Design sa_top, start of the top module:
module sa_top (
    input  logic          clk_i,
    input  logic          rst_ni,
    input  logic          s_valid_i,
    input  logic          s_last_i,
    input  logic          m_ready_i,
    output logic          s_ready_o,
    output logic          m_valid_o,
    output logic          m_last_o,
    input  logic [ 15:0]  sx_data_i,
    input  logic [ 63:0]  sk_data_i,
    output logic [ 63:0]  m_data_o
);
Settings: LEC_CHECK=0, CAP_MARGIN=20, CORE_MARGIN=2, CORE_UTILIZATION=72, CTS_CLUSTER_DIAMETER=29, CTS_CLUSTER_SIZE=37, PLACE_DENSITY=0.6, SETUP_SLACK_MARGIN=1.04, SLEW_MARGIN=20; clock period 3.49 ns.
run.sh (not shown) runs the stock make flow with config.mk's settings and CLKGATE_MAP_FILE=.
The starting point finished with setup timing left.
==> next run, changes <==
- CORE_UTILIZATION: 72 -> 49
- CTS_CLUSTER_DIAMETER: 29 -> default
- CTS_CLUSTER_SIZE: 37 -> default
- SETUP_SLACK_MARGIN: 1.04 -> default
- clock period: 3.49 -> 4.06 ns (I/O delays scaled with it)
Outcome:
- Now the flow went through all stages and came out clean
- sequential power goes down by about a fifth
- fmax goes up by roughly a tenth
- first-iteration DRC count goes down by well over a third
- count of clock-buffer cells in the layout goes down by 190
- utilization goes down by 34 points
- via count goes down by about a fifth
- worst hold slack gains 0.19 ns
- synthesized cell count does not change
- final cell count goes up slightly
- combinational power goes down by a quarter to a third
- design area goes down by roughly a tenth
==> next run, changes <==
- CORE_UTILIZATION: 49 -> 16
- clock period: 4.06 -> 6.19 ns (I/O delays scaled with it)
What happened: The new run produced a clean layout. Worst hold slack gains 0.11 ns. Die size is higher to 3.0 times its value. Synthesized cell count is unchanged.
==> next run, changes <==
- CORE_UTILIZATION: 16 -> 72
- CTS_CLUSTER_DIAMETER: default -> 27
- CTS_CLUSTER_SIZE: default -> 41
- PLACE_DENSITY: 0.6 -> default
- SETUP_SLACK_MARGIN: default -> 0.59
- clock period: 6.19 -> 3.56 ns (I/O delays scaled with it)
After rerunning: Now the flow ran to the end with violations: setup timing; power came out higher by about 140%; via count is higher by about 17%; worst hold slack got worse by 0.28 ns; sequential share of layout area came out lower by 1.5 points; count of clock-buffer cells in the layout is higher by 296; wire length goes up by 11%; combinational power grows by about 120%; first-iteration DRC count increases by 120%.

---

sa_top again, from the RTL that the note above started with.
==> flow/design.v (excerpt) <==
module sa_top (
    input  logic          clk_i,
    input  logic          rst_ni,
    input  logic          s_valid_i,
    input  logic          s_last_i,
    input  logic          m_ready_i,
    output logic          s_ready_o,
    output logic          m_valid_o,
    output logic          m_last_o,
    input  logic [ 15:0]  sx_data_i,
    input  logic [ 63:0]  sk_data_i,
    output logic [ 63:0]  m_data_o
);
==> flow/config.mk <==
export PLATFORM = sky130hd
export DESIGN_NAME = sa_top
export DESIGN_NICKNAME = sa_top
export VERILOG_FILES = /design/flow/design.v
export SDC_FILE = /design/flow/constraint.sdc
export NUM_CORES = 4
export LEC_CHECK = 0
export CAP_MARGIN = 20
export CELL_PAD_IN_SITES_GLOBAL_PLACEMENT = 0
export CORE_ASPECT_RATIO = 1.14
export CORE_MARGIN = 2
export CORE_UTILIZATION = 68
export CTS_CLUSTER_SIZE = 25
export MAX_ROUTING_LAYER = met5
export SLEW_MARGIN = 20
==> flow/constraint.sdc <==
create_clock -name core_clock -period 3.42 [get_ports {clk_i}]
set_input_delay 0.6840 -clock core_clock [delete_from_list [all_inputs] [get_ports {clk_i}]]
set_output_delay 0.6840 -clock core_clock [all_outputs]
set_load 0.01 [all_outputs]
The starting point finished but fails on negative setup slack.
Then changed:
- CELL_PAD_IN_SITES_GLOBAL_PLACEMENT: 0 -> 1
- CORE_UTILIZATION: 68 -> 61
- CTS_CLUSTER_SIZE: 25 -> 52
- PLACE_DENSITY: not set -> 0.56
- clock period: 3.42 -> 3.83 ns (I/O delays scaled with it)
- The changed run finished but fails on negative setup slack
- count of clock-buffer cells in the layout came out higher by 32
- setup slack improved by 0.31 ns
- combinational power came out lower by 19%
- via count went down by 4.3%
- area after synthesis stays the same
- flip-flop count is unchanged
- cell count decreases by 0.33%
- global-route usage shrinks by 4.7 points
- critical path depth is unchanged
- sequential share of layout area went up by 0.94 points
Then changed:
- CELL_PAD_IN_SITES_GLOBAL_PLACEMENT: 1 -> 0
- CORE_UTILIZATION: 61 -> 72
- HOLD_SLACK_MARGIN: not set -> -0.09
- PLACE_DENSITY: 0.56 -> not set
- PLACE_DENSITY_LB_ADDON: not set -> 0.01
- SETUP_SLACK_MARGIN: not set -> 1.12
The new run produced a layout that fails on negative setup slack.
Via count is higher by a few percent.
Wire length is higher by a few percent.
Non-clock buffer count is higher by 79.
Cell area is higher slightly.
Total power is lower slightly.

---

== job 6554 ==
sa_top again, from the RTL that the note above started with.
Design sa_top, start of the top module:
module sa_top (
    input  logic          clk_i,
    input  logic          rst_ni,
    input  logic          s_valid_i,
    input  logic          s_last_i,
    input  logic          m_ready_i,
    output logic          s_ready_o,
    output logic          m_valid_o,
    output logic          m_last_o,
    input  logic [ 15:0]  sx_data_i,
    input  logic [ 63:0]  sk_data_i,
    output logic [ 63:0]  m_data_o
);
clock: 3.49 ns
lec_check: 0
cap_margin: 0
core_margin: 2
core_utilization: 72
cts_cluster_diameter: 28
cts_cluster_size: 46
place_density: 0.66
setup_slack_margin: -0.19
slew_margin: 20
tns_end_percent: 15
Although it ran to completion, job 6554 produced a layout that fails the final checks because of negative setup slack.
For job 9884, these inputs were changed with respect to job 6554:
Settings: TNS_END_PERCENT no longer set, was 15; CTS_CLUSTER_DIAMETER now 356, was 28; SETUP_SLACK_MARGIN now -0.17, was -0.19; CTS_CLUSTER_SIZE no longer set, was 46; ABC_AREA now 1, previously not set; PLACE_DENSITY now 0.6, was 0.66; CAP_MARGIN now 20, was 0; the clock period (ns, I/O delays scaled along) now 3.43, was 3.49.
## What came out
- Compared with job 6554, in job 9884 post-route worst setup slack has increased; maximum level of the CTS H-tree dropped 1; sequential share of layout area rose 1.0 points.
- The final report for job 9884 shows a completed flow and a layout that fails verification, specifically negative setup slack.
- Compared with job 6554, job 9884 shows a lower final critical-path share of the clock period.
For job 8839, these inputs were changed with respect to job 9884:
Settings: HOLD_SLACK_MARGIN now -0.08, previously not set; CTS_CLUSTER_SIZE now 14, previously not set; ABC_AREA no longer set, was 1; SETUP_SLACK_MARGIN now 0.49, was -0.17; CTS_CLUSTER_DIAMETER now 27, was 356; CAP_MARGIN now 15, was 20.
Notes after the runs:
- Job 8839: complete, dirty (negative setup slack)
- Fraction of cell area in non-clock buffers for job 8839: 2.3 points up relative to job 9884
- Compared with job 9884, job 8839 shows post-synthesis area per instance that has gone up by more than 10%.
- On job 8839: number of vias per cell after detailed routing is 0.78 higher than what job 9884 gave.
- The worst ir drop on vdd of job 8839 was inferior to that of job 9884.
- Compared with job 9884, job 8839 shows synthesized area that has gone down by a few percent.
- Design area up about 9% in job 8839 wrt job 9884
- Looking at length of routed met3 wiring across job 8839 and job 9884, the one that comes out lower is job 9884.
Here is what was changed in the inputs of job 3775 compared with job 8839.
Settings: CTS_CLUSTER_DIAMETER: 27 -> unset; CTS_CLUSTER_SIZE: 14 -> 95; HOLD_SLACK_MARGIN: -0.08 -> unset; SETUP_SLACK_MARGIN: 0.49 -> unset; CORE_UTILIZATION: 72 -> 62; CAP_MARGIN: 15 -> 20; the clock period (ns, I/O delays scaled along): 3.43 -> 3.81.
What job 8839 reported for internal power of the cells has to be multiplied by 0.64 to get the figure for job 3775.
Compared with job 8839, job 3775 shows core utilization at floorplan lower by 10 points.
Largest net degree at the start of global routing, job 8839 and job 3775: smaller value in job 8839
Final checks on job 3775, whose flow otherwise completed, came back failing, citing negative setup slack.
Job 3775: number of standard cells in the layout, taps in and fillers out about 2.4% below job 8839
Job 8839 and job 3775 ended up with nearly the same number of sequential cells in the layout.
Tap cell count on job 3775 is up relative to job 8839.

---

Starting RTL as in the previous note.
make LEC_CHECK=0 CAP_MARGIN=20 CELL_PAD_IN_SITES_GLOBAL_PLACEMENT=0 CORE_ASPECT_RATIO=1.14 CORE_MARGIN=2 CORE_UTILIZATION=72 CTS_CLUSTER_DIAMETER=51 CTS_CLUSTER_SIZE=52 MAX_ROUTING_LAYER=met5 PLACE_DENSITY=0.36 SETUP_SLACK_MARGIN=1.12 SLEW_MARGIN=20 finish   # period 3.83 ns
The starting point finished with setup timing left.
==> next run, changes <==
--- a/flow/config.mk
+++ b/flow/config.mk
@@ -12,6 +12,4 @@
-export CORE_UTILIZATION = 72
-export CTS_CLUSTER_DIAMETER = 51
-export CTS_CLUSTER_SIZE = 52
-export MAX_ROUTING_LAYER = met5
-export PLACE_DENSITY = 0.36
-export SETUP_SLACK_MARGIN = 1.12
+export CORE_UTILIZATION = 71
+export CTS_CLUSTER_SIZE = 25
+export HOLD_SLACK_MARGIN = -0.1
+export MAX_ROUTING_LAYER = met4
==> flow/constraint.sdc (replaced) <==
create_clock -name core_clock -period 3.42 [get_ports {clk_i}]
set_input_delay 0.6840 -clock core_clock [delete_from_list [all_inputs] [get_ports {clk_i}]]
set_output_delay 0.6840 -clock core_clock [all_outputs]
set_load 0.01 [all_outputs]
After rerunning: The new run reached the layout checks and failed them: setup timing. Critical path depth grows by 1. Cell area rose by a few percent. Total power goes up by about a fifth. Global-route usage came out higher by 2.7 points. Sequential cell count does not change. Worst hold slack loses 0.074 ns. Count of clock-buffer cells in the layout rose by 82. Clock skew came out lower by 0.011 ns. Sequential share of layout area shrinks by 0.81 points.
==> next run, changes <==
--- a/flow/config.mk
+++ b/flow/config.mk
@@ -12,4 +12,3 @@
-export CORE_UTILIZATION = 71
-export CTS_CLUSTER_SIZE = 25
-export HOLD_SLACK_MARGIN = -0.1
-export MAX_ROUTING_LAYER = met4
+export CORE_UTILIZATION = 68
+export CTS_CLUSTER_DIAMETER = 30
+export MAX_ROUTING_LAYER = met5
==> flow/constraint.sdc (replaced) <==
create_clock -name core_clock -period 5.43 [get_ports {clk_i}]
set_input_delay 1.0860 -clock core_clock [delete_from_list [all_inputs] [get_ports {clk_i}]]
set_output_delay 1.0860 -clock core_clock [all_outputs]
set_load 0.01 [all_outputs]
Result: Now the flow passed the timing, design-rule and antenna checks; utilization fell by 5.5 points; wire length went down by roughly a tenth; die area is higher by a few percent; synthesized cell count stays the same; count of clock-buffer cells in the layout climbs by 254; flip-flop count does not change.
==> next run, changes <==
--- a/flow/config.mk
+++ b/flow/config.mk
@@ -12,2 +12,2 @@
-export CORE_UTILIZATION = 68
-export CTS_CLUSTER_DIAMETER = 30
+export CORE_UTILIZATION = 72
+export CTS_CLUSTER_SIZE = 52
@@ -14,0 +15 @@
+export PLACE_DENSITY = 0.66
==> flow/constraint.sdc (replaced) <==
create_clock -name core_clock -period 3.83 [get_ports {clk_i}]
set_input_delay 0.7660 -clock core_clock [delete_from_list [all_inputs] [get_ports {clk_i}]]
set_output_delay 0.7660 -clock core_clock [all_outputs]
set_load 0.01 [all_outputs]
The changed run completed, yet does not pass: setup timing.
Count of clock-buffer cells in the layout fell by 256.
Sequential cell count does not change.
Design area went down by 1.9%.
Non-clock buffer count is higher by 469.
Power goes up by 4.5%.
Sequential share of layout area rises by 0.58 points.
Sequential power increases by 41%.
Routed wire length went up by 2.2%.
Power is estimated from default activity; no workload was simulated.
